===== run.sh =====
#!/bin/bash
# the make line also repeats each setting of config.mk as NAME=value (left out here)
make -C /OpenROAD-flow-scripts/flow DESIGN_CONFIG=/design/flow/config.mk WORK_HOME=/design/flow/orfs CLKGATE_MAP_FILE= finish

===== config.mk =====
export PLATFORM = sky130hd
export DESIGN_NAME = ALU
export DESIGN_NICKNAME = ALU
export VERILOG_FILES = /design/flow/design.v
export SDC_FILE = /design/flow/constraint.sdc
export NUM_CORES = 4
export LEC_CHECK = 0
export CAP_MARGIN = 20
export CELL_PAD_IN_SITES_GLOBAL_PLACEMENT = 2
export CORE_ASPECT_RATIO = 0.5
export CORE_MARGIN = 2
export CORE_UTILIZATION = 43
export CTS_CLUSTER_DIAMETER = 245
export CTS_CLUSTER_SIZE = 98
export GPL_ROUTABILITY_DRIVEN = 0
export GPL_TIMING_DRIVEN = 1
export MIN_ROUTING_LAYER = met1
export PLACE_DENSITY = 0.43
export SETUP_SLACK_MARGIN = -0.07
export SLEW_MARGIN = 15
export TNS_END_PERCENT = 35

===== constraint.sdc =====
create_clock -name core_clock -period 7.71 [get_ports {clock}]
set_input_delay 1.5420 -clock core_clock [delete_from_list [all_inputs] [get_ports {clock}]]
set_output_delay 1.5420 -clock core_clock [all_outputs]
set_load 0.01 [all_outputs]

===== design.v =====
module ALU(
  input         clock,
                reset,
                io_flush_valid,
                io_FU_input_valid,
  input  [6:0]  io_FU_input_bits_decoded_instruction_PRD,
  input         io_FU_input_bits_decoded_instruction_RD_valid,
  input  [20:0] io_FU_input_bits_decoded_instruction_IMM,
  input  [2:0]  io_FU_input_bits_decoded_instruction_FUNCT3,
  input  [1:0]  io_FU_input_bits_decoded_instruction_packet_index,
  input  [5:0]  io_FU_input_bits_decoded_instruction_ROB_index,
  input  [3:0]  io_FU_input_bits_decoded_instruction_MOB_index,
  input  [4:0]  io_FU_input_bits_decoded_instruction_instructionType,
  input         io_FU_input_bits_decoded_instruction_needs_ALU,
                io_FU_input_bits_decoded_instruction_needs_branch_unit,
                io_FU_input_bits_decoded_instruction_SUBTRACT,
                io_FU_input_bits_decoded_instruction_MULTIPLY,
                io_FU_input_bits_decoded_instruction_FENCE,
                io_FU_input_bits_decoded_instruction_IS_IMM,
  input  [31:0] io_FU_input_bits_RS1_data,
                io_FU_input_bits_RS2_data,
                io_FU_input_bits_fetch_PC,
  output        io_FU_output_valid,
  output [6:0]  io_FU_output_bits_PRD,
  output [31:0] io_FU_output_bits_RD_data,
  output        io_FU_output_bits_RD_valid,
  output [31:0] io_FU_output_bits_fetch_PC,
  output [3:0]  io_FU_output_bits_MOB_index,
  output [5:0]  io_FU_output_bits_ROB_index,
  output [1:0]  io_FU_output_bits_fetch_packet_index
);
  wire [31:0] RS1_signed = io_FU_input_bits_RS1_data;
  wire [31:0] RS1_unsigned = io_FU_input_bits_RS1_data;
  wire [31:0] instruction_PC =
    io_FU_input_bits_fetch_PC
    + {28'h0, io_FU_input_bits_decoded_instruction_packet_index, 2'h0};
  reg  [31:0] arithmetic_result;
  wire [31:0] IMM_signed =
    {{19{io_FU_input_bits_decoded_instruction_IMM[12]}},
     io_FU_input_bits_decoded_instruction_IMM[12:0]};
  wire [31:0] operand2_unsigned =
    io_FU_input_bits_decoded_instruction_IS_IMM ? IMM_signed : io_FU_input_bits_RS2_data;
  wire [4:0]  shamt = operand2_unsigned[4:0];
  wire        _REMU_T = io_FU_input_bits_decoded_instruction_instructionType == 5'hC;
  wire        _SLTU_T_1 = io_FU_input_bits_decoded_instruction_instructionType == 5'h4;
  wire        _BEQ_T = io_FU_input_bits_decoded_instruction_FUNCT3 == 3'h0;
  wire        ADD =
    (_REMU_T | _SLTU_T_1) & _BEQ_T & ~io_FU_input_bits_decoded_instruction_MULTIPLY
    & ~io_FU_input_bits_decoded_instruction_SUBTRACT;
  wire        SUB =
    (_REMU_T | _SLTU_T_1) & _BEQ_T & ~io_FU_input_bits_decoded_instruction_MULTIPLY
    & io_FU_input_bits_decoded_instruction_SUBTRACT;
  wire        SLL =
    (_REMU_T | _SLTU_T_1) & io_FU_input_bits_decoded_instruction_FUNCT3 == 3'h1
    & ~io_FU_input_bits_decoded_instruction_MULTIPLY;
  wire        _BGE_T = io_FU_input_bits_decoded_instruction_FUNCT3 == 3'h5;
  wire        SRL =
    (_REMU_T | _SLTU_T_1) & _BGE_T & ~io_FU_input_bits_decoded_instruction_MULTIPLY
    & ~io_FU_input_bits_decoded_instruction_SUBTRACT;
  wire        SRA =
    (_REMU_T | _SLTU_T_1) & _BGE_T & ~io_FU_input_bits_decoded_instruction_MULTIPLY
    & io_FU_input_bits_decoded_instruction_SUBTRACT;
  wire        AUIPC =
    io_FU_input_bits_decoded_instruction_instructionType == 5'h5
    & ~io_FU_input_bits_decoded_instruction_MULTIPLY;
  wire        ALU_input_valid =
    io_FU_input_valid & io_FU_input_bits_decoded_instruction_needs_ALU;
  wire        branch_unit_input_valid =
    io_FU_input_valid & io_FU_input_bits_decoded_instruction_needs_branch_unit;
  wire        mult_unit_input_valid =
    io_FU_input_valid & io_FU_input_bits_decoded_instruction_MULTIPLY;
  reg         io_FU_output_valid_REG;
  wire [31:0] add_result = RS1_unsigned + operand2_unsigned;
  wire [31:0] sub_result = RS1_unsigned - operand2_unsigned;
  wire [31:0] _GEN = {27'h0, shamt};
  wire [31:0] sra_result = $signed($signed(RS1_signed) >>> _GEN);
  wire [62:0] _sll_result_T = {31'h0, RS1_unsigned} << shamt;
  reg  [31:0] io_FU_output_bits_fetch_PC_REG;
  reg  [1:0]  io_FU_output_bits_fetch_packet_index_REG;
  reg  [6:0]  io_FU_output_bits_PRD_REG;
  reg         io_FU_output_bits_RD_valid_REG;
  reg  [3:0]  io_FU_output_bits_MOB_index_REG;
  reg  [5:0]  io_FU_output_bits_ROB_index_REG;
  always @(posedge clock) begin
    if (reset)
      arithmetic_result <= 32'h0;
    else begin
      arithmetic_result <=
        ADD
          ? add_result
          : SUB
              ? sub_result
              : (_REMU_T | _SLTU_T_1)
                & io_FU_input_bits_decoded_instruction_FUNCT3 == 3'h4
                & ~io_FU_input_bits_decoded_instruction_MULTIPLY
                  ? RS1_unsigned ^ operand2_unsigned
                  : (_REMU_T | _SLTU_T_1)
                    & io_FU_input_bits_decoded_instruction_FUNCT3 == 3'h6
                    & ~io_FU_input_bits_decoded_instruction_MULTIPLY
                      ? RS1_unsigned | operand2_unsigned
                      : (_REMU_T | _SLTU_T_1)
                        & (&io_FU_input_bits_decoded_instruction_FUNCT3)
                        & ~io_FU_input_bits_decoded_instruction_MULTIPLY
                          ? RS1_unsigned & operand2_unsigned
                          : SLL
                              ? _sll_result_T[31:0]
                              : SRL
                                  ? RS1_unsigned >> _GEN
                                  : SRA
                                      ? sra_result
                                      : (_REMU_T | _SLTU_T_1)
                                        & io_FU_input_bits_decoded_instruction_FUNCT3 == 3'h2
                                        & ~io_FU_input_bits_decoded_instruction_MULTIPLY
                                          ? {31'h0,
                                             $signed(RS1_signed) < $signed(io_FU_input_bits_decoded_instruction_IS_IMM
                                                                             ? IMM_signed
                                                                             : io_FU_input_bits_RS2_data)}
                                          : (_REMU_T | _SLTU_T_1)
                                            & io_FU_input_bits_decoded_instruction_FUNCT3 == 3'h3
                                            & ~io_FU_input_bits_decoded_instruction_MULTIPLY
                                              ? {31'h0, RS1_unsigned < operand2_unsigned}
                                              : io_FU_input_bits_decoded_instruction_instructionType == 5'hD
                                                & ~io_FU_input_bits_decoded_instruction_MULTIPLY
                                                  ? {io_FU_input_bits_decoded_instruction_IMM[19:0],
                                                     12'h0}
                                                  : 32'h0;
    end
    io_FU_output_valid_REG <=
      ALU_input_valid & ~io_flush_valid | io_FU_input_bits_decoded_instruction_FENCE;
    io_FU_output_bits_fetch_PC_REG <= io_FU_input_bits_fetch_PC;
    io_FU_output_bits_fetch_packet_index_REG <=
      io_FU_input_bits_decoded_instruction_packet_index;
    io_FU_output_bits_PRD_REG <= io_FU_input_bits_decoded_instruction_PRD;
    io_FU_output_bits_RD_valid_REG <= io_FU_input_bits_decoded_instruction_RD_valid;
    io_FU_output_bits_MOB_index_REG <= io_FU_input_bits_decoded_instruction_MOB_index;
    io_FU_output_bits_ROB_index_REG <= io_FU_input_bits_decoded_instruction_ROB_index;
  end  
  assign io_FU_output_valid = io_FU_output_valid_REG & ~io_flush_valid;
  assign io_FU_output_bits_PRD = io_FU_output_bits_PRD_REG;
  assign io_FU_output_bits_RD_data = arithmetic_result;
  assign io_FU_output_bits_RD_valid = io_FU_output_bits_RD_valid_REG;
  assign io_FU_output_bits_fetch_PC = io_FU_output_bits_fetch_PC_REG;
  assign io_FU_output_bits_MOB_index = io_FU_output_bits_MOB_index_REG;
  assign io_FU_output_bits_ROB_index = io_FU_output_bits_ROB_index_REG;
  assign io_FU_output_bits_fetch_packet_index = io_FU_output_bits_fetch_packet_index_REG;
endmodule

==> out/writeup.txt, run 1 <==
In the Yosys report, the sequential cells make up 15.3% of the chip area. The tools report the minimum setup slack in the final design as 1.55 ns. The arrival time of the worst setup path came out at 6.38 ns. The flow measured a signed area growth from synthesis to layout of 26.4%.

Total number of warnings across the stage logs: 95. Timing would allow up to 162 MHz. Of the total power, the share spent switching nets is 43.1%. The number of instances on the worst hold path is 1. Per the synth stats, the proportion of register bits with asynchronous set or reset is 0%. The design draws 1.84 mW.

After synthesis, the netlist uses 82 different library cells. And-or/or-and share of the synthesized area: 30.1%. For the total of endpoints with negative setup slack in the final report, the log shows 0.

The run gives 0 for the number of gates resized after CTS. STA classifies the critical path endpoint as a register. The biggest slice of the total power is consumed by combinational logic.

The logic gate share of total power was 50.1%. Hold repair after CTS inserted 0 buffers. Leakage power: 5.83 nW.

Average routed wire per standard cell: 26.9 µm. Setup repair after global routing left no endpoint under its margin. The first TritonRoute pass finished after 7 iterations.

The initial antenna violation count was 4. The script extracted a net switching power of 0.795 mW. Sequential cells account for 25.0% of the total power. Per the OpenROAD floorplan log, the area of the core is 25300 µm². The number of global-route vias before repair was 12563; the combinational power was 0.924 mW. Following the worst setup path forward leads to its endpoint at arithmetic_result[22]. Per STA, the highest per-stage delay on the worst path measures 0.69 ns. Clock tree root driver cell: sky130_fd_sc_hd__clkbuf_16.

The run gives 11100 µm² as the summed instance area of the synthesized netlist. The largest family of logic cells by area is AND-OR/OR-AND gates. Most popular library cell in the synthesized design by count: sky130_fd_sc_hd__nand2_1. The run gives 39.0% for the overall routing resource usage.

Per the OpenROAD floorplan log, the width of the die is 231 µm. Per the synth stats, the flop cell with the highest instance count is sky130_fd_sc_hd__dfxtp_1. Setup slack at placement: 1.24 ns. The largest total area in the synthesized netlist belongs to sky130_fd_sc_hd__dfxtp_1. The portion of synthesized area spent on multiplexers is 14.9%.

The count of buffers added on input and output ports is 237. The synthesized flop and latch total came out at 85. TritonCTS built the clock tree. With the routed wire length at 54900 µm, the max-slew violation total from the final report is 0.

Power attributed to sequential cells is 0.462 mW. CTS added clock buffers totalling 9. In this run, the clock network consumes 24.9% of the power.

Number of hold violations in the final report: 0. The share of the cycle needed by the critical path after routing was 79.8%; the data required time of the critical path was 7.94 ns. The run finished with no timing, DRC or antenna violations.

The finished design was reported to have a net count of 1943. The report lists the number of standard-cell rows as 41. According to the floorplan report, the die height is 118 µm. The report shows a maximum critical-path fanout of 11.

Number of warnings issued by yosys: 1. Summing the areas of all fa, ha and maj instances in the mapped netlist gives 11.3% of the synthesized area. The pin count of the biggest net entering global routing was 53; the number of vias per cell was 6.66.

The maximum level of the CTS H-tree was 3; the number of cells in Yosys stat was 1513. In the setup report, the worst path falls into the class primary input to register. Cell internal power was estimated by the tool at 1.05 mW. The count of nets left with antenna violations after detail routing is 0. The clock tree has to reach 85 sinks.

The share of the core filled by cells before placement is 44.0%. CTS reports a maximum clock tree buffer depth of 2. With the combined buffer and inverter count along the critical path at 2, the clock period minus worst slack is 6.16 ns. The tool flagged a number of max-cap violations equal to 0.

The net count after synthesis is 1767, and the half-perimeter wire length after placement is 42300 µm. For reference, the critical path is launched at io_FU_input_bits_decoded_instruction_IS_IMM. With the total clock network power at 0.458 mW, the post-synthesis share of cell area spent on and, or, nand and nor gates is 19.0%.

Per the detail_route report, DRC violations left total 0. The run gives 0 for the post-synth tally of flip-flops with integrated enable. The first global-routing pass estimated 80100 µm of wire.

At the pin with the least slew margin, the transition time is 1.14 ns. Post-CTS setup buffer count: 0. The timing report shows that the slowest cell on the worst path is sky130_fd_sc_hd__clkdlybuf4s50_1.

The run gives 15.3% for the area share of the largest cell type after synthesis. For reference, the top cells by area after synthesis are sky130_fd_sc_hd__dfxtp_1 (15%), sky130_fd_sc_hd__ha_1 (11%), sky130_fd_sc_hd__mux4_2 (6.9%). Sorting the synthesized cells by how often they occur yields sky130_fd_sc_hd__nand2_1 (171), sky130_fd_sc_hd__nor2_1 (162), sky130_fd_sc_hd__a21oi_1 (142), sky130_fd_sc_hd__ha_1 (97), sky130_fd_sc_hd__inv_1 (92).

The path with the worst hold slack has its endpoint at io_FU_output_bits_ROB_index_REG[2]. The area fraction in xor and xnor cells was 1.97%; the number of cells on the critical path was 14. The run gives 0 ns as the accumulated negative setup slack. Detailed-route iteration 0 reported a violation count of 2208. Hold is met by 1.60 ns.

In this run the mean area of a mapped cell was 7.35 µm². Synthesis produced 1513 cells. In this run the full chip footprint comes out at 27300 µm². The dominant delay contributor by cell family on the critical path was AND-OR/OR-AND gates. The launch point of the worst min-delay path is recorded as io_FU_input_bits_decoded_instruction_ROB_index[2]. The cell sequence reported for the critical path is clkdlybuf4s50_1 > buf_4 > mux2i_4 > ha_1 > nor2_1 > o311ai_1 > a21oi_1 > or3_1 > a22oi_2 > nand2_1 > a21boi_0 > o31a_1 > nor3_1 > a2111oi_0.

For this block, the via count after detailed routing is 13595. STA classifies the critical path startpoint as a primary input. For this run the aggregate overflow at the end of global routing stands at 0. Yosys reports a chip area of 11100 µm². The power density over the cells is 131 nW/µm², and the count of boundary I/O pins is 240. IR analysis of the VDD net gives a maximum drop of 90.4 µV. The run gives 0.08 ns for the clock slew at the register clock pins of the worst setup and hold paths.

The worst relative slew slack came out at 23.7%. Class of the tightest hold or removal check: primary input to register.
[layer usage]
layer | vias to the layer above | track usage (%) | wire, µm | share of wire (%)
met5 | - | 0 | 54 | 0.098
met4 | 4 | 13.4 | 1950 | 3.6
met3 | 178 | 16.2 | 8750 | 16
met2 | 1116 | 52.7 | 21100 | 39
met1 | 6357 | 54.9 | 23000 | 42
li1 | 5940 | - | - | -
[metrics by stage]
step	std cells	cell area, µm²	utilization (%)
6_report	2040	14100	55.6
5_1_grt	2038	14100	55.6
4_1_cts	2038	14100	55.6
3_5_place_dp	2022	13800	54.4
3_3_place_gp	2022	13800	54.4
2_1_floorplan	1513	11100	-
[area by class of cell]
cell class                 instances  area, µm²
antenna                            2       5.00
clock buffer                       9        225
clock inverter                     7       75.1
fill                            2473      11200
inverter                          98        373
multi-input combinational       1222       8610
sequential                        85       1700
tap                              344        430
timing repair buffer             273       2640
==> run 2, diff against run 1 <==
Settings changed: ABC_AREA set to 1, CELL_PAD_IN_SITES_GLOBAL_PLACEMENT 2 to unset, CORE_ASPECT_RATIO 0.5 to unset, CORE_UTILIZATION 43 to 52, CTS_CLUSTER_DIAMETER 245 to 382, CTS_CLUSTER_SIZE 98 to 95, GPL_ROUTABILITY_DRIVEN 0 to unset, GPL_TIMING_DRIVEN 1 to unset, MIN_ROUTING_LAYER met1 to unset, PLACE_DENSITY 0.43 to 0.36, SETUP_SLACK_MARGIN -0.07 to -0.6, SLEW_MARGIN 15 to 20, TNS_END_PERCENT 35 to unset.
Clock period 7.71 ns to 6.0 ns, I/O delays scaled along.
==> run 2 against run 1 <==
  * Still clean on timing, DRC and antenna
  * Final area grew 5.4%
  * First-iteration DRC count is 30% higher
  * Clock power up about 30%
  * Worst setup slack worse by 0.70 ns
  * Critical path type unchanged
  * Largest cell class unchanged
  * Largest power group unchanged
==> out/writeup.txt, run 2 <==
The run gives 0% for the multiplexer share of the synthesized area. The number of global-route vias before repair is 14530. TritonCTS built the clock tree.

In the synthesized netlist the dominant register cell turns out to be sky130_fd_sc_hd__dfxtp_1. The run gives 194 MHz for the maximum frequency from static timing analysis. The post-cts hold-fix buffer tally was 0; the reported max-cap violation count was 0. According to the timing report, the critical path is captured at arithmetic_result[0].

The final timing report derives a shortest allowable period of 5.15 ns. The initial antenna violation count is 1. Per the post-place timing report, worst setup slack is 0.760 ns.

The area of the core came out at 22700 µm². In the synthesized netlist, the dominant kind of combinational cell is simple AND/OR/NAND/NOR gates. According to the floorplan report, the die width is 156 µm.

For this block, the via count after detailed routing is 16474. In the finished design, the share of the clock period the worst path needs comes to 85.8%. Per the final report, max-transition violations number 0. For the final-layout fill cell count, the log shows 2189. The critical path is of the primary input to register type.

The flow reports power dissipated in combinational cells as 1.19 mW. The report shows a maximum critical-path fanout of 20. Yosys reports a chip area of 12100 µm².

The accumulated negative setup slack was 0 ns. Of the synthesized area, sequential elements account for 14.1%. With the summed instance area of the synthesized netlist at 12100 µm², the and-or/or-and share of the synthesized area is 15.2%. The power density over the cells is 161 nW/µm². On the final layout, the worst hold slack is 1.28 ns. Per the Yosys statistics, synthesis produced 2182 cells. The commonest cells after synthesis are sky130_fd_sc_hd__nand2_1 (586), sky130_fd_sc_hd__nand3_1 (386), sky130_fd_sc_hd__inv_1 (256), sky130_fd_sc_hd__nor2_1 (198), sky130_fd_sc_hd__a21oi_1 (133). The floorplan report gives the top-level pin count as 240. The area added between synthesis and finish works out to 22.7%. The post-synthesis share of cell area spent on and, or, nand and nor gates is 46.8%, and the average routed wire per standard cell is 21.1 µm. The number of clock buffers added by TritonCTS is 9. The number of instances on the worst hold path works out to 1. The worst hold path begins at io_FU_input_bits_decoded_instruction_ROB_index[4]. The run gives 2 for the maximum root-to-sink buffer count. Internal power comes to 1.28 mW.

Net switching is 46.1% of the power. The cell-mix breakdown from Yosys lists the adder-cell area share as 10.4%. Headroom to the max-slew limit came out at 25.6%.

The share of total power dissipated in the clock network is 25.1%. After floorplanning, the core was divided into 55 placement rows. The tools report the maximum level of the CTS H-tree as 3.

TritonRoute reported its final design rule violation total as 0. The largest area contributor in the synthesized netlist is sky130_fd_sc_hd__nand2_1. Summed over all layers, the routed wires come to 55800 µm. The worst setup path is captured at a register. The count of TritonRoute iterations in the first routing pass came out at 9. The worst hold path terminates at io_FU_output_bits_ROB_index_REG[4].

Sorting the synthesis cell report by count puts at the top sky130_fd_sc_hd__nand2_1. Checking hold timing, the worst path is listed with class primary input to register. The synthesized netlist devotes 1.31% of its cell area to XOR and XNOR gates.

The critical path goes through clkdlybuf4s50_1 > buf_4 > nand2_1 > inv_1 > a21oi_1 > ha_1 > inv_1 > a21oi_1 > o21ai_0 > a21oi_1 > nor2_1 > nor2_1 > nand2_1 > nand2_1 > nand3_1 > nand2_1 > nand2_1 > nand2_1 > nand3_1 > nand2_1 > inv_1. The tools report the kind of start point of the critical path as a primary input. The height of the die was 156 µm; the total of endpoints with negative setup slack in the final report was 0. Sequential cells burn 24.8% of the power. For the final cell count without fillers, the log shows 2644.

After the first detailed-routing iteration, the DRC count stood at 2869. The run gives 118 µV as the largest vdd supply drop. The minimum setup slack in the final design was 0.854 ns. Once the floorplan was initialized, standard cells occupied 53.2% of the core. Per the OpenROAD floorplan log, the area of the die is 24500 µm². The area fraction of the largest cell type after synthesis is 18.2%.

The tools report the post-CTS setup buffer count as 0. For reference, the critical path is launched at io_FU_input_bits_decoded_instruction_IS_IMM. The flow ran to the end and the layout has no timing, DRC or antenna violations. Per the placement report, the placed cell count is 2627. The root buffer cell chosen for the clock tree is sky130_fd_sc_hd__clkbuf_16. Entering global routing, the biggest net connects 68 pins. With the power attributed to sequential cells at 0.591 mW, the final RePlAce weighted congestion is 1.09. OpenROAD emitted warnings numbering 94. Per the post-route antenna check, the number of violating nets is 0. The combined buffer and inverter count along the critical path is 5. The arrival time of the worst setup path came out at 5.41 ns.

The average footprint of a synthesized cell is 5.53 µm². The longest incremental delay of any stage on the critical path is reported as 0.70 ns. The slowest stage of the critical path is the sky130_fd_sc_hd__clkdlybuf4s50_1 cell. Port buffering added 237 buffers. The OpenROAD report gives the critical path a required time of 6.26 ns. For the number of warnings issued by yosys, the log shows 1. Sorting the synthesized cells by area gives the leading types as sky130_fd_sc_hd__nand2_1 (18%), sky130_fd_sc_hd__nand3_1 (16%), sky130_fd_sc_hd__dfxtp_1 (14%). The first global-routing pass estimated 82700 µm of wire.

For the clock group, total power comes out at 0.597 mW. After clock tree synthesis, the clock-pin slew on the worst setup and hold paths is 0.08 ns. Yosys mapped a number of flops with a built-in enable equal to 0. Synthesis produced a netlist whose cell count is 2182.

The net count after synthesis is 2436. In this run the number of cells on the critical path is 21. The most used cell along the critical path was sky130_fd_sc_hd__nand2_1. The half-perimeter wire length after placement was 43800 µm. Looking at the power breakdown, combinational cells take 50.1% of the total. Measured on the finished design, the core utilization comes to 65.3%. Once synthesis finished, the tally of register bits stood at 85. The global route total overflow came out at 0. The leakage power is 7.25 nW. Summed over all nets, the switching power comes to 1.10 mW. Broken down by cell family, the worst path's largest delay share belongs to buffers and inverters. Ranked by power, first place goes to combinational logic. Per the final timing report, the hold violations number 0.

The number of vias per cell is 6.23. Of all flip-flops after synthesis, the portion carrying an async set or reset was 0%. The actual transition at the worst max-transition pin came out at 1.11 ns. The run gives 85 for the number of clock sinks. The tools report the overall routing resource usage as 44.3%. Setup repair after global routing left no endpoint under its margin.

The net count of the finished layout is 2607. Yosys mapped the design onto 48 distinct sky130hd cell types. Number of gates resized after CTS: 0.
-- run 2: final cells by class --
class,instances,area [µm²],area share [%]
Antenna cell,1,2.50,0.0169
Tap cell,285,357,2.41
Clock inverter,7,76.3,0.515
Timing Repair Buffer,262,2560,17.3
Sequential cell,85,1700,11.5
Multi-Input combinational cell,1732,8910,60.1
Clock buffer,9,225,1.52
Inverter,263,987,6.66
-- run 2: routing by layer --
metal / track usage [%] / vias up / wire, µm
met5: 0 / - / 0
met4: 21.9 / 0 / 3500
met3: 10.5 / 276 / 8820
met2: 66.7 / 1489 / 22500
met1: 59.2 / 7201 / 21000
li1: - / 7508 / -
-- run 2: per-stage QoR --
step	area (µm²)	total power, mW
final	14800	2.38
after global routing	14800	2.49
after CTS	14800	2.32
after detailed placement	14500	1.73
after global placement	14500	1.72
after floorplan	12100	1.33
==> run 3, diff against run 2 <==
Settings changed: CORE_UTILIZATION 52 to 69, CTS_CLUSTER_DIAMETER 382 to unset, CTS_CLUSTER_SIZE 95 to unset, PLACE_DENSITY 0.36 to unset, SETUP_SLACK_MARGIN -0.6 to unset.
Clock period 6.0 ns to 4.1 ns, I/O delays scaled along.
==> run 3 against run 2 <==
  * The flow now stops in 5_1_grt
  * Synthesized cell count unchanged
  * Area after synthesis unchanged
  * Die size down 24%
==> out/writeup.txt, run 3 <==
The last stage reached was 5_1_grt. The run gives 2 as the maximum root-to-sink buffer count. STA on the placed design reports a worst setup slack of -0.212 ns. The most popular library cell in the synthesized design by count is sky130_fd_sc_hd__nand2_1. The count of boundary I/O pins is 240, and the async set-reset flop share out of synthesis is 0%. The congestion estimate from routability-driven global placement came to 1.26. Per the synthesis report, the AND-OR/OR-AND share of the synthesized area is 15.2%. The overall routing resource usage was 79.0%; the proportion of synthesized chip area in sequential cells was 14.1%. The cell-mix breakdown from Yosys lists the simple-gate area share as 46.8%.

The tool reported: "[ERROR GRT-0116] Global routing finished with congestion. Check the congestion regions in the DRC Viewer". Counting every net in the synthesized netlist gives 2436. The floorplan has 48 rows.

The core region is 17200 µm². Sorting the Yosys area breakdown by cell type puts at the top sky130_fd_sc_hd__nand2_1. The overall die size recorded for this design is 18600 µm².

The number of standard cells after synthesis was 2182. Among the non-sequential cells, simple AND/OR/NAND/NOR gates take the most area. The multiplexer share of the synthesized area was 0%.

The synthesized netlist devotes 10.4% of its cell area to adder and majority cells. The die is 136 µm wide. Sorting the synthesized cells by how often they occur yields sky130_fd_sc_hd__nand2_1 (586), sky130_fd_sc_hd__nand3_1 (386), sky130_fd_sc_hd__inv_1 (256), sky130_fd_sc_hd__nor2_1 (198), sky130_fd_sc_hd__a21oi_1 (133).

In this run, post-CTS hold repair placed 0 buffers. The run gives 5.53 µm² for the average footprint of a synthesized cell. Count of distinct cell types in the synthesized netlist: 48. The flow did not finish.

The logs give 0 for the post-CTS setup buffer count and 3 for the maximum level of the CTS H-tree. The CTS buffer count is 9, and the height of the die is 136 µm. In this run, synthesis produced a sequential element count of 85. Area figure in the yosys stat output: 12100 µm². The summed instance area of the synthesized netlist came out at 12100 µm².

In this run the tool buffered the top-level ports with 237 buffer cells. The tools report the global route total overflow as 53. The tools report the share of the core filled by cells before placement as 70.3%. The synthesized design devotes to its leading area cell type 18.2% of total area.

Per the CTS log, the root buffer master is sky130_fd_sc_hd__clkbuf_16. The post-synth count of flops with an enable pin is 0. The CTS log lists the clock sinks for this run as 85. Ranked by total cell area, the synthesized netlist is headed by sky130_fd_sc_hd__nand2_1 (18%), sky130_fd_sc_hd__nand3_1 (16%), sky130_fd_sc_hd__dfxtp_1 (14%).

The top flip-flop cell by instance count after synthesis is sky130_fd_sc_hd__dfxtp_1. Yosys stat counts 2182 cells in the synthesized netlist. The area fraction in xor and xnor cells is 1.31%, and the number of warnings issued by yosys is 1. Detailed placement finished with a half-perimeter wire length of 46000 µm.
run 3: repair_timing:
item | CTS
setup endpoints to repair | 2
resized | 2
pin swaps | 0
run 3: through the flow:
step                      cells  utilization [%]  TNS (ns)  cell area [µm²]
after floorplan            2182                -         0            12100
after global placement     2662             88.5         0            15200
after detailed placement   2662             88.5     -1.12            15200
after CTS                  2678             90.3         0            15500
run 3: metal layers:
layer	GRT usage, %	GRT overflow
met1	79.6	0
met3	66.2	1
met5	35.6	0
met4	75.6	24
met2	93.9	28
==> run 4, diff against run 3 <==
Settings changed: ABC_AREA 1 to unset, CORE_UTILIZATION 69 to 54, CTS_CLUSTER_SIZE set to 84, GPL_ROUTABILITY_DRIVEN set to 0, GPL_TIMING_DRIVEN set to 1, MIN_ROUTING_LAYER set to met1, PLACE_DENSITY_LB_ADDON set to 0.15, SETUP_SLACK_MARGIN set to -0.07, SLEW_MARGIN 20 to 15, TNS_END_PERCENT set to 35.
Clock period 4.1 ns to 3.05 ns, I/O delays scaled along.
==> run 4 against run 3 <==
  * The run again fails in 5_1_grt
  * Area after synthesis fell by 7.9%
  * Synthesized cell count fell by 31%
  * Die size rose by 17%
==> out/writeup.txt, run 4 <==
The tools report the last stage reached as 5_1_grt. The logs give 1513 for the number of standard cells after synthesis and 3 for the maximum level of the CTS H-tree. Yosys instantiated no cell more often than sky130_fd_sc_hd__nand2_1.

Summing the areas of all fa, ha and maj instances in the mapped netlist gives 11.3% of the synthesized area. The clock tree root driver cell is sky130_fd_sc_hd__clkbuf_16. The top flip-flop cell by instance count after synthesis is sky130_fd_sc_hd__dfxtp_1.

In the synthesized netlist, the dominant kind of combinational cell is AND-OR/OR-AND gates. The net count after synthesis was 1767. The floorplan step defined a die boundary enclosing 21800 µm². Yosys reported that registers with async set or reset make up 0%. The number of port buffers was 237.

The number of clock buffers added by TritonCTS is 9. The height of the die came out at 148 µm. Logged for this run, the post-placement worst setup slack is -1.45 ns. The cell-mix breakdown from Yosys lists the compound-gate area share as 30.1%. The horizontal extent of the die works out to 148 µm. For this run, the register share of the synthesized area comes to 15.3%. A synthesized cell averages 7.35 µm². The tool reported: "[ERROR GRT-0116] Global routing finished with congestion. Check the congestion regions in the DRC Viewer".

The total area inside the core boundary comes to 20200 µm². The tools report the area figure in the yosys stat output as 11100 µm². The cell-mix breakdown from Yosys lists the XOR/XNOR area share as 1.97%. Once detailed placement completed, the half-perimeter wirelength came to 48100 µm. The synthesized design spends more area on one cell type than any other, namely sky130_fd_sc_hd__dfxtp_1. The synthesized design devotes to its leading area cell type 15.3% of total area.

The summed instance area of the synthesized netlist is 11100 µm², and the multiplexer share of the synthesized area is 14.9%. By area the synthesized netlist is led by sky130_fd_sc_hd__dfxtp_1 (15%), sky130_fd_sc_hd__ha_1 (11%), sky130_fd_sc_hd__mux4_2 (6.9%). Summing the areas of all and, or, nand and nor instances in the mapped netlist gives 19.0% of the synthesized area. The run gives 17400 µm² as the cell area after placement. The logs give 329 for the global route total overflow and 85 for the number of clock sinks.

The count of boundary I/O pins came out at 240. With the number of warnings issued by yosys at 1, the share of the core filled by cells before placement is 55.0%. The run stopped with a tool error. The count of distinct cell types in the synthesized netlist came out at 82.

According to the floorplan log, the row count is 52. For the overall routing resource usage, the log shows 84.7%. The post-synth tally of flip-flops with integrated enable is 0. Counting instances in the post-synthesis netlist gives the leading cell types as sky130_fd_sc_hd__nand2_1 (171), sky130_fd_sc_hd__nor2_1 (162), sky130_fd_sc_hd__a21oi_1 (142), sky130_fd_sc_hd__ha_1 (97), sky130_fd_sc_hd__inv_1 (92).

In this run, synthesis produced a sequential element count of 85. The synth_stat.txt file lists the number of cells as 1513. The run gives 2 as the maximum root-to-sink buffer count.
[run 4: layer usage]
metal | GRT usage [%] | GRT overflow
met5 | 47.3 | 0
met4 | 87.1 | 139
met3 | 72.5 | 18
met2 | 98.6 | 163
met1 | 83.0 | 9
[run 4: repair_timing]
action	CTS
cloned	2
hold buffers	0
gates resized	188
endpoints found under the setup margin	32
pin swaps	69
buffers inserted	33
[run 4: metrics by stage]
stage / cells / util [%]
global placement: 2402 / 86.1
CTS: 2453 / 92.2
floorplan: 1513 / -
detailed placement: 2402 / 86.1
==> run 5, diff against run 4 <==
Settings changed: CAP_MARGIN 20 to 0, CORE_UTILIZATION 54 to 18, CTS_CLUSTER_SIZE 84 to 23, GPL_ROUTABILITY_DRIVEN 0 to unset, GPL_TIMING_DRIVEN 1 to unset, MIN_ROUTING_LAYER met1 to unset, PLACE_DENSITY_LB_ADDON 0.15 to unset, SETUP_SLACK_MARGIN -0.07 to unset, SLEW_MARGIN 15 to 20, TNS_END_PERCENT 35 to unset.
Clock period 3.05 ns to 6.0 ns, I/O delays scaled along.
==> run 5 against run 4 <==
  * Now clean on timing, DRC and antenna
  * Area after synthesis did not move
  * Synthesized cell count did not move
  * Die size rose to 2.9 times the previous value
==> out/writeup.txt, run 5 <==
Worst relative slew slack: 43.0%. The number of cells on the critical path is 14. In this run, the synthesized area fraction spent on xor and xnor cells is recorded as 1.97%. For reference, compound AND-OR and OR-AND cells occupy 30.1% of the area reported after synthesis.

The worst setup path is captured at a register. The run gives 87700 µm as the wire length of the first global-routing pass. Total clock network power: 0.582 mW. The synthesized netlist devotes 11.3% of its cell area to adder and majority cells. Setup repair after global routing left no endpoint under its margin.

The power report lists the sequential group at 0.594 mW. In this run, CTS created clock tree buffers numbering 9. TritonRoute reported its final design rule violation total as 0.

In this run the critical path is formed by clkdlybuf4s50_1 > buf_12 > and2_1 > a21oi_1 > ha_1 > nand4_1 > or4_1 > a21oi_1 > o221ai_1 > a31oi_1 > nor3b_1 > o21ai_0 > a41o_1 > o31ai_1. Once the clock tree was built, the resizer swapped 0 gates to a different size. For the combinational power, the log shows 1.22 mW.

The analysis reports a worst IR drop on VDD of 129 µV. Of all power groups, the one with the highest power is combinational logic. For the share of the core filled by cells before placement, the log shows 18.1%.

Of the post-synthesis cell area, the part taken by muxes is 14.9%. The die covers 63800 µm². The number of nets in the layout was 1988. The run gives 237 for the number of port buffers.

On met3, the global router reports a usage of 3.45%. The summed instance area of the synthesized netlist was 11100 µm². The run gives 0 for the post-cts hold-fix buffer tally.

The run gives 185 MHz for the maximum frequency from static timing analysis. The OpenROAD report gives the critical path a data arrival time of 5.67 ns. The number of cells in Yosys stat was 1513. For the proportion of synthesized chip area in sequential cells, the log shows 15.3%.

Yosys reports that the leading cell type by area covers 15.3% of the netlist area. Of the total synthesized cell area, the portion taken by AND, OR, NAND and NOR gates is 19.0%. Startpoint of the worst setup timing path: io_FU_input_bits_decoded_instruction_IS_IMM. In the synthesis report, Yosys lists the chip area as 11100 µm².

Measured on the finished design, the core utilization comes to 24.4%. The worst setup path is of the primary input to register kind. Max-cap violations in this run came to 0. Synthesis produced a netlist whose cell count is 1513. The average instance in the mapped netlist occupies 7.35 µm². In this run the worst hold path is classified as primary input to register. The number of vias per cell is 5.28. The gate-level netlist out of Yosys references 82 unique cell types. By instance count, the cell type seen most on the critical path is sky130_fd_sc_hd__a21oi_1. For the number of warnings issued by yosys, the log shows 1. TritonCTS built the clock tree.

The run gives 1767 for the net count after synthesis. The beginning of the worst hold path was io_FU_input_bits_fetch_PC[27]. The cell with the largest stage delay on the worst path is sky130_fd_sc_hd__or4_1. The report lists the number of standard-cell rows as 91. In this run the most used layer during global routing was met2. For this run, the total global-route usage over all layers was measured as 18.7%. With the initial antenna violation count at 1, the maximum root-to-sink buffer count is 2. The logs give 0 for the count of nets left with antenna violations after detail routing and 13356 for the via count. The floorplan step defined a core boundary enclosing 61400 µm².

The power density over the cells works out to 160 nW/µm². Counting pins that exceed their max-slew limit in the final report gives 0. The routed wire length was 61400 µm; the horizontal extent of the die was 253 µm. The pin closest to its max-slew limit shows a slew of 0.855 ns. The proportion of power drawn by the clock network is 24.3%, and the combined buffer and inverter count along the critical path is 2. Counting every sink on the clock net gives 85. The dominant delay contributor by cell family on the critical path is AND-OR/OR-AND gates.

With the number of instances on the worst hold path at 1, the cell-internal power is 1.37 mW. Sorting the synthesis cell report by count puts at the top sky130_fd_sc_hd__nand2_1. The run gives 54 as the pin count of the biggest net entering global routing.

Looking at the clock tree report, the H-tree level count equals 3. The largest single stage delay on the critical path is 0.63 ns. Buffers added to address setup during post-CTS repair amount to 0. Looking at the hold checks, the worst path lands on io_FU_output_bits_fetch_PC_REG[27]. The met2 capacity usage during global routing was 28.5%; the accumulated negative setup slack was 0 ns.

Compared with the post-synthesis result, the final layout area differs by 34.5%. The DRC violation total after the first TritonRoute iteration came out at 1736. The run gives 24.3 µm for the average routed wire per standard cell.

Sorting the synthesized cells by how often they occur yields sky130_fd_sc_hd__nand2_1 (171), sky130_fd_sc_hd__nor2_1 (162), sky130_fd_sc_hd__a21oi_1 (142), sky130_fd_sc_hd__ha_1 (97), sky130_fd_sc_hd__inv_1 (92). The logs give 0 for the number of hold violations in the final report and 6.25 ns for the data required time of the critical path. The count of boundary I/O pins is 240.

The post-synth register bit count is 85. The flow ran to the end and the layout has no timing, DRC or antenna violations. sky130_fd_sc_hd__dfxtp_1 takes more of the synthesized area than any other cell.

With the sequential share of power at 24.8%, the peak fanout along the critical path is 15. Met1 routing resource usage after global routing: 25.6%. Clock tree synthesis selected as its root buffer the cell sky130_fd_sc_hd__clkbuf_16.

Post-synth tally of flip-flops with integrated enable: 0. STA classifies the critical path startpoint as a primary input. For the number of global-route vias before repair, the log shows 12421. In this run the vertical extent of the chip is 253 µm. The first detailed-routing pass ran for 5 iterations. OpenSTA lists the critical path endpoint as arithmetic_result[31]. The largest family of logic cells by area was AND-OR/OR-AND gates.

The switching part of the total power was 42.9%. The analysis attributes to cell leakage a power of 6.05 nW. With the share of the cycle needed by the critical path after routing at 90.3%, the clock slew at the register clock pins of the worst setup and hold paths is 0.08 ns. Looking at the power breakdown, combinational cells take 50.9% of the total. For the half-perimeter wire length after placement, the log shows 49300 µm. The final RePlAce weighted congestion is 1.03, and the total of endpoints with negative setup slack in the final report is 0.

The script extracted a net switching power of 1.03 mW. The number of warnings reported in the stage logs is 92. In the post-synthesis netlist, the biggest area contributors are sky130_fd_sc_hd__dfxtp_1 (15%), sky130_fd_sc_hd__ha_1 (11%), sky130_fd_sc_hd__mux4_2 (6.9%). Global routing finished with a remaining overflow of 0. Counting flops with an async set or reset pin after synthesis yields a share of 0%.

Post-synth the commonest register cell is sky130_fd_sc_hd__dfxtp_1. The clock period minus worst slack works out to 5.42 ns.
run 5: metrics by stage:
step                      setup slack [ns]  hold slack, ns  instance area, µm²  power (mW)  cells
after floorplan                      0.961            1.23               11100        1.31   1513
after global placement               0.386            1.65               14700        1.79   2513
after detailed placement             0.411            1.65               14700        1.79   2513
after CTS                            0.788            1.25               15000        2.40   2529
after global routing                 0.382            1.26               15000        2.52   2529
final                                0.582            1.27               15000        2.39   2531
run 5: metal layers:
metal / routed length [µm] / vias up
li1: - / 6017
met2: 26700 / 884
met4: 2850 / 2
met1: 25700 / 6309
met3: 6220 / 144
met5: 12 / -
run 5: area by class of cell:
| type | count | area [µm²] |
|---|---|---|
| fill | 6749 | 46400 |
| multi-input combinational | 1222 | 8600 |
| timing repair buffer | 318 | 2990 |
| sequential | 85 | 1700 |
| tap | 790 | 988 |
| inverter | 98 | 373 |
| clock buffer | 9 | 225 |
| clock inverter | 7 | 75.1 |
| antenna | 2 | 5.00 |
==> run 6, diff against run 5 <==
Settings changed: ABC_AREA set to 1, CAP_MARGIN 0 to 20, CORE_UTILIZATION 18 to 72, CTS_CLUSTER_DIAMETER set to 400, CTS_CLUSTER_SIZE 23 to 96, GPL_ROUTABILITY_DRIVEN set to 0, PLACE_DENSITY set to 0.38, SETUP_SLACK_MARGIN set to 0.58, TNS_END_PERCENT set to 10.
Clock period 6.0 ns to 1.98 ns, I/O delays scaled along.
==> run 6 against run 5 <==
  * The flow now stops in 3_3_place_gp
  * Die size decreased by 72%
  * Synthesized cell count increased by 44%
  * Area after synthesis increased by 8.5%
==> out/writeup.txt, run 6 <==
The run gives 16500 µm² for the area of the core. Row generation in the floorplan step produced 47 rows. The and-or/or-and share of the synthesized area came out at 15.2%. The run gives 1.31% for the area fraction in xor and xnor cells. The horizontal extent of the die is 134 µm.

In this run the mean area of a mapped cell was 5.53 µm². The post-synthesis share of cell area spent on and, or, nand and nor gates is 46.8%, and the count of distinct cell types in the synthesized netlist is 48. The overall chip area is 17800 µm². The share of the core filled by cells before placement is 73.3%, and the height of the die is 134 µm. The run gives 14.1% for the proportion of synthesized chip area in sequential cells. The number of warnings issued by yosys is 1, and the area share of the largest cell type after synthesis is 18.2%. Yosys mapped a number of flops with a built-in enable equal to 0. The run stopped with a tool error. The number of cells in Yosys stat was 2182; the multiplexer share of the synthesized area was 0%.

The most popular library cell in the synthesized design by count was sky130_fd_sc_hd__nand2_1. The synthesis stat section lists a flop and latch total of 85. The post-synthesis share of cell area spent on full adders, half adders and majority gates works out to 10.4%.

Of the combinational cells, the family taking the most area is simple AND/OR/NAND/NOR gates. Summed over all instances, the cell type with the most area after synthesis is sky130_fd_sc_hd__nand2_1. The top flip-flop cell by instance count after synthesis was sky130_fd_sc_hd__dfxtp_1. The cell count after synthesis came out at 2182. The main area contributors are sky130_fd_sc_hd__nand2_1 (18%), sky130_fd_sc_hd__nand3_1 (16%), sky130_fd_sc_hd__dfxtp_1 (14%). The run gives 0% for the async set-reset flop share out of synthesis. The floorplan report gives the top-level pin count as 240. Post-synthesis, Yosys gives the total cell area as 12100 µm². For reference, the top cells by count after synthesis are sky130_fd_sc_hd__nand2_1 (586), sky130_fd_sc_hd__nand3_1 (386), sky130_fd_sc_hd__inv_1 (256), sky130_fd_sc_hd__nor2_1 (198), sky130_fd_sc_hd__a21oi_1 (133). The run gives 2436 for the net count after synthesis. The synthesized netlist occupies a cell area of 12100 µm². The flow stopped in 3_3_place_gp.

The first error in the log reads "[ERROR GPL-0301] Utilization 103.151 % exceeds 100%".
==> run 7, diff against run 6 <==
Settings changed: ABC_AREA 1 to unset, CORE_UTILIZATION 72 to 40, CTS_CLUSTER_DIAMETER 400 to unset, CTS_CLUSTER_SIZE 96 to unset, GPL_ROUTABILITY_DRIVEN 0 to unset, PLACE_DENSITY 0.38 to unset, SETUP_SLACK_MARGIN 0.58 to unset, TNS_END_PERCENT 10 to unset.
Clock period 1.98 ns to 6.33 ns, I/O delays scaled along.
==> run 7 against run 6 <==
  * Now clean on timing, DRC and antenna
  * Area after synthesis shrank 7.9%
  * Die size increased by 64%
  * Synthesized cell count is 31% lower
==> out/writeup.txt, run 7 <==
The flow ran to the end and the layout has no timing, DRC or antenna violations. The tools report the beginning of the worst hold path as io_FU_input_bits_decoded_instruction_PRD[2]. The startpoint of the worst setup timing path is io_FU_input_bits_decoded_instruction_IS_IMM. Counting endpoints that fail hold in the final report gives 0. In this run the full chip footprint comes out at 29200 µm². The tools report the kind of start point of the critical path as a primary input.

The run gives 45500 µm as the half-perimeter wire length after placement. The worst path uses 92.6% of the clock period. For the total power after layout, the log shows 2.24 mW.

The cell area that synthesis handed to floorplanning was 11100 µm². The report lists the number of standard-cell rows as 61. Between the synthesized netlist and the finished layout, the area growth was recorded as 28.9%. After floorplanning, the core was sized to cover 27600 µm². The analysis attributes to cell leakage a power of 5.99 nW. The post-CTS setup buffer count came out at 0. The finished layout reports a core utilization of 52.1%. For the number of warnings issued by yosys, the log shows 1.

The slowest stage of the critical path is the sky130_fd_sc_hd__clkdlybuf4s50_1 cell. Buffers placed on the I/O ports in this run total 237. After synthesis, the share of cell area in mux cells is 14.9%.

In the synthesized netlist the async set-or-reset flop fraction comes to 0%. The script logs the ratio of routed vias to standard cells as 6.40. Setup repair after global routing left no endpoint under its margin.

For the setup slack at placement, the log shows 0.197 ns. The timing report lists the critical path depth as 17 cells. For this sky-water flow run, the detailed-routed wirelength per cell is reported as 27.2 µm. The run gives 1513 for the number of cells in Yosys stat. Looking at the max-slew report, the worst-margin pin has a slew of 0.910 ns.

The top flip-flop cell by instance count after synthesis is sky130_fd_sc_hd__dfxtp_1. The report lists the cells along the critical path as clkdlybuf4s50_1 > buf_4 > mux2i_4 > inv_4 > ha_1 > fa_1 > nor2_1 > o311ai_1 > a21oi_1 > or3_1 > a22oi_2 > nand2_1 > a21boi_0 > o31a_1 > nor3_1 > a2111oi_0 > buf_4. In the post-route report, total wirelength is listed as 57300 µm.

With the combinational power at 1.15 mW, the area figure in the yosys stat output is 11100 µm². Clock network power for this build is 0.527 mW. The worst VDD IR drop from the latest analysis is 111 µV. Entering global routing, the biggest net connects 54 pins. Each instance of the synthesized netlist takes up on average 7.35 µm². For reference, the top logic cell family by area is AND-OR/OR-AND gates. The via count came out at 13476. Most used cell along the critical path: sky130_fd_sc_hd__buf_4.

The dominant power group in this design is combinational logic. Note that the worst hold path type here is primary input to register. The dominant delay contributor by cell family on the critical path is AND-OR/OR-AND gates. In this run the vertical extent of the chip is 171 µm.

From the final report, the count of setup violators was given as 0. For this run the aggregate overflow at the end of global routing stands at 0. Summed over all failing endpoints, the final setup total negative slack is 0 ns. The share of the core filled by cells before placement is 40.4%, and the reported max-cap violation count is 0.

The run gives 0 for the post-cts hold-fix buffer tally. The count of boundary I/O pins came out at 240. Total power normalized to cell area comes to 157 nW/µm². For the final-layout fill cell count, the log shows 2763.

With the DRC violation total after the first TritonRoute iteration at 1634, the logic gate share of total power is 51.3%. The run gives 25.2% for the sequential share of power. The number of instances on the worst hold path was 1.

The minimum setup slack in the final design was 0.471 ns. The tools report the maximum root-to-sink buffer count as 2. In this run the tools logged warnings totalling 92. Nets still carrying antenna violations after routing amount to 0. The run gives 6.16 ns for the arrival time of the worst setup path. With the count of TritonRoute iterations in the first routing pass at 5, the count of distinct cell types in the synthesized netlist is 82. The post-synthesis share of cell area spent on full adders, half adders and majority gates is 11.3%. For the overall routing resource usage, the log shows 38.4%. Along the worst path, the maximum fanout reaches 7.

Per the synthesis report, the XOR/XNOR share of the synthesized area is 1.97%. The combined buffer and inverter count along the critical path is 4, and the number of standard cells after synthesis is 1513. The logs give 12409 for the number of global-route vias before repair and 0.565 mW for the power attributed to sequential cells. The tools report the capture point of the critical path as arithmetic_result[22]. The required time at the worst endpoint is listed as 6.63 ns. TritonCTS built the clock tree. The post-synth tally of flip-flops with integrated enable came out at 0. The first global-routing pass estimated 82400 µm of wire. The tools report the initial antenna violation count as 1. The clock net in this run drives a total of 85 sinks. Most popular library cell in the synthesized design by count: sky130_fd_sc_hd__nand2_1. The endpoint with the worst hold slack is io_FU_output_bits_PRD_REG[2].

The proportion of power drawn by the clock network is 23.5%. Clock slew at the register clock pins of the worst setup and hold paths: 0.07 ns. The number of nets handed over by synthesis was 1767. Per the synthesis report, the dominant area consumer among library cells is sky130_fd_sc_hd__dfxtp_1. CTS added clock buffers totalling 9.

In this run the biggest area consumer among cell types represents 15.3% of the synthesized area. The run gives 30.1% for the and-or/or-and share of the synthesized area. After synthesis, the most frequently instantiated cells are sky130_fd_sc_hd__nand2_1 (171), sky130_fd_sc_hd__nor2_1 (162), sky130_fd_sc_hd__a21oi_1 (142), sky130_fd_sc_hd__ha_1 (97), sky130_fd_sc_hd__inv_1 (92). The tools report the cell-internal power as 1.29 mW. The switching power was 0.956 mW. The tools report the capturing element type of the critical path as a register. The max-slew violation total from the final report is 0. CTS built an H-tree with a depth of 3. From left edge to right edge, the die measures 171 µm. Net switching is 42.6% of the power. Post-CTS repair ended up resizing 0 cells. In this run the clock root is driven by a sky130_fd_sc_hd__clkbuf_16.

Derived from the worst setup path, the maximum achievable clock frequency is 171 MHz. The worst stage delay on the critical path is 0.67 ns. At the end of routability-driven placement, the weighted congestion stood at 1.02.

The tools report the proportion of synthesized chip area in sequential cells as 15.3%. At the end of the flow, the number of nets in the layout was 1975. Counting flops and latches in the post-synthesis netlist gives 85. With the worst relative slew slack at 39.2%, the post-synthesis share of cell area spent on and, or, nand and nor gates is 19.0%.

The clock period minus worst slack came out at 5.86 ns. After synthesis, the cell types taking the most area are sky130_fd_sc_hd__dfxtp_1 (15%), sky130_fd_sc_hd__ha_1 (11%), sky130_fd_sc_hd__mux4_2 (6.9%). The count of unresolved DRC violations after routing came out at 0. Category of the most critical setup path: primary input to register.
run 7: routing by layer:
| metal | up-vias | global-route usage, % | share of wire, % |
|---|---|---|---|
| met5 | - | 0 | 0 |
| met4 | 0 | 17.9 | 4.6 |
| met3 | 143 | 8.49 | 12 |
| met2 | 911 | 58.5 | 43 |
| met1 | 6430 | 51.4 | 40 |
| li1 | 5992 | - | - |
run 7: through the flow:
| stage | hold WS (ns) | area, µm² | cells |
|---|---|---|---|
| after detailed placement | 1.72 | 14000 | 2088 |
| final | 1.35 | 14300 | 2105 |
| after global placement | 1.72 | 14000 | 2088 |
| after global routing | 1.33 | 14300 | 2104 |
| after floorplan | 1.29 | 11100 | 1513 |
| after CTS | 1.33 | 14300 | 2104 |
run 7: cell type report:
cell class | count | area (µm²) | share of cell area [%]
flip-flops and latches | 85 | 1700 | 11.9
multi-input cells | 1222 | 8610 | 60.0
clock inverters | 7 | 73.8 | 0.515
clock buffers | 9 | 225 | 1.57
inverters | 98 | 373 | 2.60
repair buffers | 305 | 2880 | 20.1
diodes | 1 | 2.50 | 0.0174
well taps | 378 | 473 | 3.30
==> run 8, diff against run 7 <==
Settings changed: CELL_PAD_IN_SITES_DETAIL_PLACEMENT set to 1, CORE_ASPECT_RATIO set to 0.5, CORE_UTILIZATION 40 to 48, CTS_CLUSTER_DIAMETER set to 245, CTS_CLUSTER_SIZE set to 84, GPL_ROUTABILITY_DRIVEN set to 0, GPL_TIMING_DRIVEN set to 1, MIN_ROUTING_LAYER set to met1, PLACE_DENSITY set to 0.35, SETUP_SLACK_MARGIN set to -0.77, SLEW_MARGIN 20 to 15, TNS_END_PERCENT set to 35.
Clock period 6.33 ns to 7.71 ns, I/O delays scaled along.
==> run 8 against run 7 <==
  * Power shrank 15%
  * Synthesized cell count stayed put
  * Sequential power down 18%
  * Hold slack better by 0.28 ns
  * Cell count shrank 5.0%
  * Sequential share of layout area is 0.29 points higher
  * Clock-buffer cell count is the same
  * Critical path depth fell by 3
  * First-iteration DRC count increased by 57%
==> out/writeup.txt, run 8 <==
The flow reports power dissipated in sequential cells as 0.463 mW. In this run the power spent charging and discharging nets is 0.809 mW. The number of cells on the critical path was 14; the post-synthesis share of cell area spent on and, or, nand and nor gates was 19.0%. STA classifies the critical path endpoint as a register.

Via count: 14445. The flow ran to the end and the layout has no timing, DRC or antenna violations. The run gives 25.9% for the area added between synthesis and finish.

Across the run, the number of max-cap violations was 0. The top flip-flop cell by instance count after synthesis is sky130_fd_sc_hd__dfxtp_1. The buffer_ports step reported a buffer count of 237. The global route total overflow was 0. The tools report the arrival time of the worst setup path as 7.10 ns. Looking at hold timing, the worst path starts from io_FU_input_bits_decoded_instruction_PRD[1].

For this run the detailed placement stage logged an HPWL of 46600 µm. Note that the worst hold path type here is primary input to register. In the Yosys report the total cell count is 1513. With the DRC violation total after the first TritonRoute iteration at 2572, the maximum root-to-sink buffer count is 2. For the logic gate share of total power, the log shows 50.2%. TritonCTS built the clock tree. The first global-routing pass estimated 87900 µm of wire. The run gives 0 for the post-synth tally of flip-flops with integrated enable. The pre-CTS setup check shows a worst slack of 0.855 ns.

The flow reports power dissipated in combinational cells as 0.960 mW. Yosys mapped the design onto 82 distinct sky130hd cell types. The leakage power is 5.81 nW, and the height of the die is 112 µm.

The routed wire length was 60600 µm; the data required time of the critical path was 7.86 ns. Grouping non-sequential cells by family puts the most area in AND-OR/OR-AND gates. CTS added clock buffers totalling 9. In the synthesized netlist, the cells that appear most often are sky130_fd_sc_hd__nand2_1 (171), sky130_fd_sc_hd__nor2_1 (162), sky130_fd_sc_hd__a21oi_1 (142), sky130_fd_sc_hd__ha_1 (97), sky130_fd_sc_hd__inv_1 (92). Among all cell types in the netlist, the one instantiated most often is sky130_fd_sc_hd__nand2_1. The worst stage delay on the critical path works out to 0.91 ns. The combined buffer and inverter count along the critical path came out at 2. The run gives 1.11 ns for the actual transition at the worst max-transition pin. The maximum frequency from static timing analysis was 144 MHz; the share of the core filled by cells before placement was 48.8%.

The kind of start point of the critical path is a primary input. Summing every instance area after synthesis gives 11100 µm². Switching power as a fraction of the total was reported as 42.3%.

The leading power group is combinational logic. Accumulated negative setup slack: 0 ns. The maximum level of the CTS H-tree was 3; the clock period minus worst slack was 6.95 ns.

The max-slew violation total from the final report is 0. The proportion of synthesized chip area in sequential cells was 15.3%; the overall chip area was 24500 µm². Per the post-synthesis report, the number of cells in the design is 1513. A synthesized cell averages 7.35 µm². The critical path in the final layout is reported with a setup slack of 0.762 ns. The number of warnings reported in the stage logs is 94.

The tools report the endpoint with the worst hold slack as io_FU_output_bits_PRD_REG[1]. The startpoint of the worst setup timing path was io_FU_input_bits_decoded_instruction_IS_IMM. The horizontal extent of the die was 219 µm; the and-or/or-and share of the synthesized area was 30.1%. Sorting the Yosys area breakdown by cell type puts at the top sky130_fd_sc_hd__dfxtp_1. By area the synthesized netlist is led by sky130_fd_sc_hd__dfxtp_1 (15%), sky130_fd_sc_hd__ha_1 (11%), sky130_fd_sc_hd__mux4_2 (6.9%).

The logs give 1767 for the net count after synthesis and 0 for the number of gates resized after CTS. The worst setup path is of the primary input to register kind. The detail route stage leaves a number of antenna-violating nets equal to 0. The capture point of the critical path was reported as arithmetic_result[22].

Number of instances on the worst hold path: 1. The slowest stage of the critical path is the sky130_fd_sc_hd__clkdlybuf4s50_1 cell. The run gives 9 as the count of TritonRoute iterations in the first routing pass. The cell sequence reported for the critical path is clkdlybuf4s50_1 > mux2i_4 > inv_4 > fa_1 > nor2_1 > o311ai_1 > a21oi_1 > or3_1 > a22oi_2 > nand2_1 > a21boi_0 > o31a_1 > nor3_1 > a2111oi_0. The worst-case IR drop observed on VDD is 126 µV. Area figure in the yosys stat output: 11100 µm².

Summed over its instances, the top area cell type makes up 15.3% of the synthesized netlist area. The proportion of power drawn by the clock network is 25.6%. The worst-case max-slew headroom was logged as 25.5%.

Post-route period utilization is reported as 90.1%. The synthesized netlist devotes 11.3% of its cell area to adder and majority cells. The dominant delay contributor by cell family on the critical path was AND-OR/OR-AND gates. The number of nets in the layout is 1938, and the total of endpoints with negative setup slack in the final report is 0. Entering global routing, the biggest net connects 54 pins. Area of the core: 22800 µm². The number of hold violations in the final report was 0; the synthesized flop and latch total was 85. The run gives 1.10 mW as the cell-internal power. Setup repair after global routing left no endpoint under its margin. The floorplan report gives the top-level pin count as 240. The run gives 137 nW/µm² for the power density over the cells. CTS saw 85 sinks.

The post-cts hold-fix buffer tally was 0. For the number of warnings issued by yosys, the log shows 1. The average routed wire per standard cell is 30.3 µm. The initialized floorplan defines 39 standard-cell rows. The async set-reset flop share out of synthesis was 0%; the overall routing resource usage was 47.8%. The run gives 14.9% for the multiplexer share of the synthesized area. The routed layout reports a DRC error count of 0. The number of setup buffers added after CTS is 0. Total clock network power: 0.489 mW.

With the peak fanout along the critical path at 22, the initial antenna violation count is 5. Per the CTS log, the root buffer master is sky130_fd_sc_hd__clkbuf_16. The filler cells instantiated in the layout total 2816. The area fraction in xor and xnor cells was 1.97%. The run gives 14065 as the number of global-route vias before repair. The number of vias per cell came out at 7.23. Clock-pin slew was measured on the worst setup and hold paths at 0.07 ns.

Sequential cells burn 24.2% of the power.
## run 8: layer usage
layer / GRT usage [%] / up-vias / share of wire (%)
met5: 0 / - / 0.089
met4: 18.3 / 6 / 5.2
met3: 23.0 / 362 / 17
met2: 69.7 / 1270 / 40
met1: 60.5 / 6895 / 37
li1: - / 5912 / -
## run 8: stage by stage
step | utilization [%] | area [µm²] | power [mW] | cells | hold WS (ns)
finish | 61.4 | 14000 | 1.91 | 1999 | 1.63
global placement | 60.0 | 13700 | 1.33 | 1980 | 1.99
detailed placement | 60.0 | 13700 | 1.37 | 1980 | 2.00
global route | 61.4 | 14000 | 1.97 | 1996 | 1.63
floorplan | - | 11100 | 1.02 | 1513 | 1.57
CTS | 61.4 | 14000 | 1.87 | 1996 | 1.62
## run 8: area by class of cell
| type | count | area (µm²) | area share [%] |
|---|---|---|---|
| inverters | 98 | 373 | 2.66 |
| clock buffers | 9 | 225 | 1.61 |
| clock inverters | 7 | 97.6 | 0.697 |
| well taps | 307 | 384 | 2.74 |
| flip-flops and latches | 85 | 1700 | 12.2 |
| diodes | 3 | 7.51 | 0.0536 |
| multi-input cells | 1222 | 8610 | 61.5 |
| repair buffers | 268 | 2610 | 18.6 |
==> run 9, diff against run 8 <==
Settings changed: ABC_AREA set to 1, CAP_MARGIN 20 to 25, CELL_PAD_IN_SITES_DETAIL_PLACEMENT 1 to 2, CELL_PAD_IN_SITES_GLOBAL_PLACEMENT set to 1, CORE_ASPECT_RATIO 0.5 to 0.87, CORE_MARGIN 2 to 8, CORE_UTILIZATION 48 to 19, CTS_CLUSTER_DIAMETER 245 to 180, CTS_CLUSTER_SIZE 84 to unset, GPL_TIMING_DRIVEN 1 to unset, MAX_ROUTING_LAYER set to met4, MIN_ROUTING_LAYER met1 to unset, PLACE_DENSITY 0.35 to 0.77, SETUP_SLACK_MARGIN -0.77 to 0.09, SLEW_MARGIN 15 to 30, TNS_END_PERCENT 35 to 5.
Clock period 7.71 ns to 3.13 ns, I/O delays scaled along.
==> run 9 against run 8 <==
  * Non-clock buffer count is 556 higher
  * Clock power is 150% higher
  * Worst setup slack worse by 2.1 ns
  * Critical endpoint is now arithmetic_result[0]
  * Final area is 61% higher
  * The layout now fails its checks (setup timing)
  * Utilization is 26 points lower
==> out/writeup.txt, run 9 <==
The kind of start point of the critical path was a primary input. The tools report the total power after layout as 7.65 mW. For this design, the slowest cell found on the critical path is sky130_fd_sc_hd__clkdlybuf4s50_1.

For the worst min-delay path, the startpoint reported by OpenROAD is io_FU_input_bits_fetch_PC[0]. The area share of the largest cell type after synthesis came out at 18.2%. The post-cts hold-fix buffer tally was 0; the CTS buffer count was 9.

The run gives 0% for the multiplexer share of the synthesized area. By area the synthesized netlist is led by sky130_fd_sc_hd__nand2_1 (18%), sky130_fd_sc_hd__nand3_1 (16%), sky130_fd_sc_hd__dfxtp_1 (14%). Leaving out filler cells and counting taps, the final layout contains 3805. TritonCTS built the clock tree. Setup repair after global routing could not meet its margin everywhere. The run gives 0.57 ns for the worst stage delay on the critical path.

The tools report the endpoint with the worst hold slack as io_FU_output_bits_fetch_PC_REG[0]. The switching power was 4.10 mW; the async set-reset flop share out of synthesis was 0%. The overall routing resource usage is 38.6%, and the initial antenna violation count is 27. The run gives 71900 µm² for the overall chip area. The average footprint of a synthesized cell is 5.53 µm², and the sequential share of power is 14.9%.

Counting flops with a built-in enable in the synthesized netlist gives 0. Power attributed to combinational cells is 5.31 mW. The number of instances on the worst hold path is 1, and the data required time of the critical path is 3.39 ns. The run gives 12100 µm² for the area figure in the yosys stat output. With the maximum frequency from static timing analysis at 226 MHz, the half-perimeter wire length after placement is 90600 µm. The data arrival time reported for the critical path is 4.69 ns.

The actual transition at the worst max-transition pin is 1.18 ns. Clock tree root driver cell: sky130_fd_sc_hd__clkbuf_16. The run gives 15.7% for the proportion of power drawn by the clock network. The stage logs contain a warning count of 95.

Highest layer used for signal routing: met4. At the end of the flow, the number of nets in the layout was 3169. The post-route report lists met1 wire length as 52000 µm. The via count is 24367. The run gives -1.30 ns for the minimum setup slack in the final design. Per the CTS log, the buffer count on the longest clock path is 2. The reported max-cap violation count is 0.

Note that the worst hold path type here is primary input to register. Walking the worst path, the cells encountered are clkdlybuf4s50_1 > o21ai_4 > ha_4 > buf_4 > inv_2 > nand2_1 > inv_2 > nand2_2 > nor3_4 > nand2_1 > nand2_2 > nand3b_1 > nand2_1 > nand2_1 > nand3_1 > nand2_1 > nand2_1 > nand2_1 > nand3_1 > nand2_1 > inv_1. The most popular library cell in the synthesized design by count was sky130_fd_sc_hd__nand2_1. The max-slew violation total from the final report is 0, and the average routed wire per standard cell is 42.5 µm. Capturing element type of the critical path: a register.

With the synthesized flop and latch total at 85, the routed wire length is 162000 µm. The tools report the summed instance area of the synthesized netlist as 12100 µm². Measured along the x axis, the die boundary spans 286 µm. Per the final timing report, the hold violations number 0. The buffer_ports step reported a buffer count of 237. The cell that appears most often on the critical path is sky130_fd_sc_hd__nand2_1. Entering global routing, the biggest net connects 53 pins. In this run, placement finished with an instance count of 3663. The flow reports power dissipated in the clock network as 1.20 mW.

Number of global-route vias before repair: 24826. Sorting the Yosys area breakdown by cell type puts at the top sky130_fd_sc_hd__nand2_1. In this run switching power makes up 53.5% of total power. The run gives 251 µm for the height of the die. For this run, the register share of the synthesized area comes to 14.1%. The number of vias per cell is 6.40. The H-tree was split into 3 levels. Between the synthesized netlist and the finished layout, the area growth was recorded as 86.6%.

For this run, the final setup violation count is recorded as 32. The wire length on met3 is 24800 µm. Per the detail_route log, met2 wirelength is 64600 µm. The run gives 3806 for the DRC violation total after the first TritonRoute iteration. Peak fanout along the critical path: 5. Tracing the worst setup path back leads to its startpoint at io_FU_input_bits_RS2_data[9]. The count of nets left with antenna violations once routing finished came out at 0. Per the GRT congestion report, total overflow comes to 0.

For this design, the sink count on the clock tree is 85. The layout checks failed on setup timing. The worst path in the final design needs a cycle of 4.43 ns, including I/O delays and setup.

In the floorplan report the effective utilization is 19.2%. Counting every instance in the synthesized netlist gives 2182. The number of warnings issued by yosys came out at 1.

The commonest register cell is sky130_fd_sc_hd__dfxtp_1. Of the total synthesized cell area, the portion taken by XOR and XNOR cells is 1.31%. After routing, the total negative slack on setup checks comes to -22.97 ns. Ranked by power, first place goes to combinational logic. Power attributed to sequential cells is 1.14 mW. On the final layout, the worst hold slack is 0.684 ns. The logs give 63100 µm² for the area of the core and 35.7% for the final standard cell utilization of the core. After synthesis, the netlist uses 48 different library cells. By count the netlist is led by sky130_fd_sc_hd__nand2_1 (586), sky130_fd_sc_hd__nand3_1 (386), sky130_fd_sc_hd__inv_1 (256), sky130_fd_sc_hd__nor2_1 (198), sky130_fd_sc_hd__a21oi_1 (133).

In the CTS report, the clock slew at the register clock pins of the worst setup and hold paths is listed as 0.09 ns. The max-slew check reports its worst relative slack as 20.7%. The flow ran to the end, but the layout failed its checks. Count of boundary I/O pins: 240. In this run, the synthesized area fraction spent on adder and majority cells is recorded as 10.4%. Share of the cycle needed by the critical path after routing: 142%. After synthesis, the largest family of logic cells by area is simple AND/OR/NAND/NOR gates.

The iteration count recorded for the first detailed-route pass is 9. The and-or/or-and share of the synthesized area came out at 15.2%. The report lists the number of standard-cell rows as 86. The first global-routing pass estimated 194000 µm of wire. The analysis reports a worst IR drop on VDD of 278 µV. Cell-internal power: 3.55 mW. The tools report the capture point of the critical path as arithmetic_result[0]. The post-synthesis share of cell area spent on and, or, nand and nor gates is 46.8%, and the logic gate share of total power is 69.5%. Dividing total power by cell area gives a power density of 340 nW/µm². The category of the most critical setup path is primary input to register.

The net count after synthesis is 2436. On the critical path the largest part of the delay comes from simple AND/OR/NAND/NOR gates. The combined buffer and inverter count along the critical path was 5. The tools report the count of unresolved DRC violations after routing as 0.

The tools report the leakage power as 10.5 nW. The number of cells on the critical path came out at 21. The tools report the number of cells in Yosys stat as 2182.
[run 9: per-layer routing]
metal,track usage [%],vias to the layer above
li1,-,8694
met3,16.1,1461
met4,29.7,0
met1,40.2,11574
met2,57.7,2638
met5,-,-
[run 9: stage by stage]
| step | cell area, µm² | setup WS [ns] |
|---|---|---|
| finish | 22500 | -1.30 |
| detailed placement | 19000 | -1.48 |
| CTS | 21500 | -0.0271 |
| floorplan | 12100 | 0.0542 |
| global placement | 19000 | -0.954 |
| global route | 22500 | -1.25 |
[run 9: final cells by class]
| cell class | count | area (µm²) |
|---|---|---|
| Fill cell | 7406 | 40500 |
| Multi-Input combinational cell | 1732 | 11000 |
| Timing Repair Buffer | 824 | 7310 |
| Sequential cell | 85 | 1700 |
| Tap cell | 836 | 1050 |
| Inverter | 263 | 1030 |
| Clock buffer | 10 | 239 |
| Antenna cell | 49 | 123 |
| Clock inverter | 6 | 53.8 |
[run 9: repair_timing]
action,CTS,global route
pin swaps,105,44
setup buffers,47,23
cloned,4,3
resized,469,168
setup endpoints to repair,32,32
Power figures rest on the tool's default switching activity, not on a simulated workload.
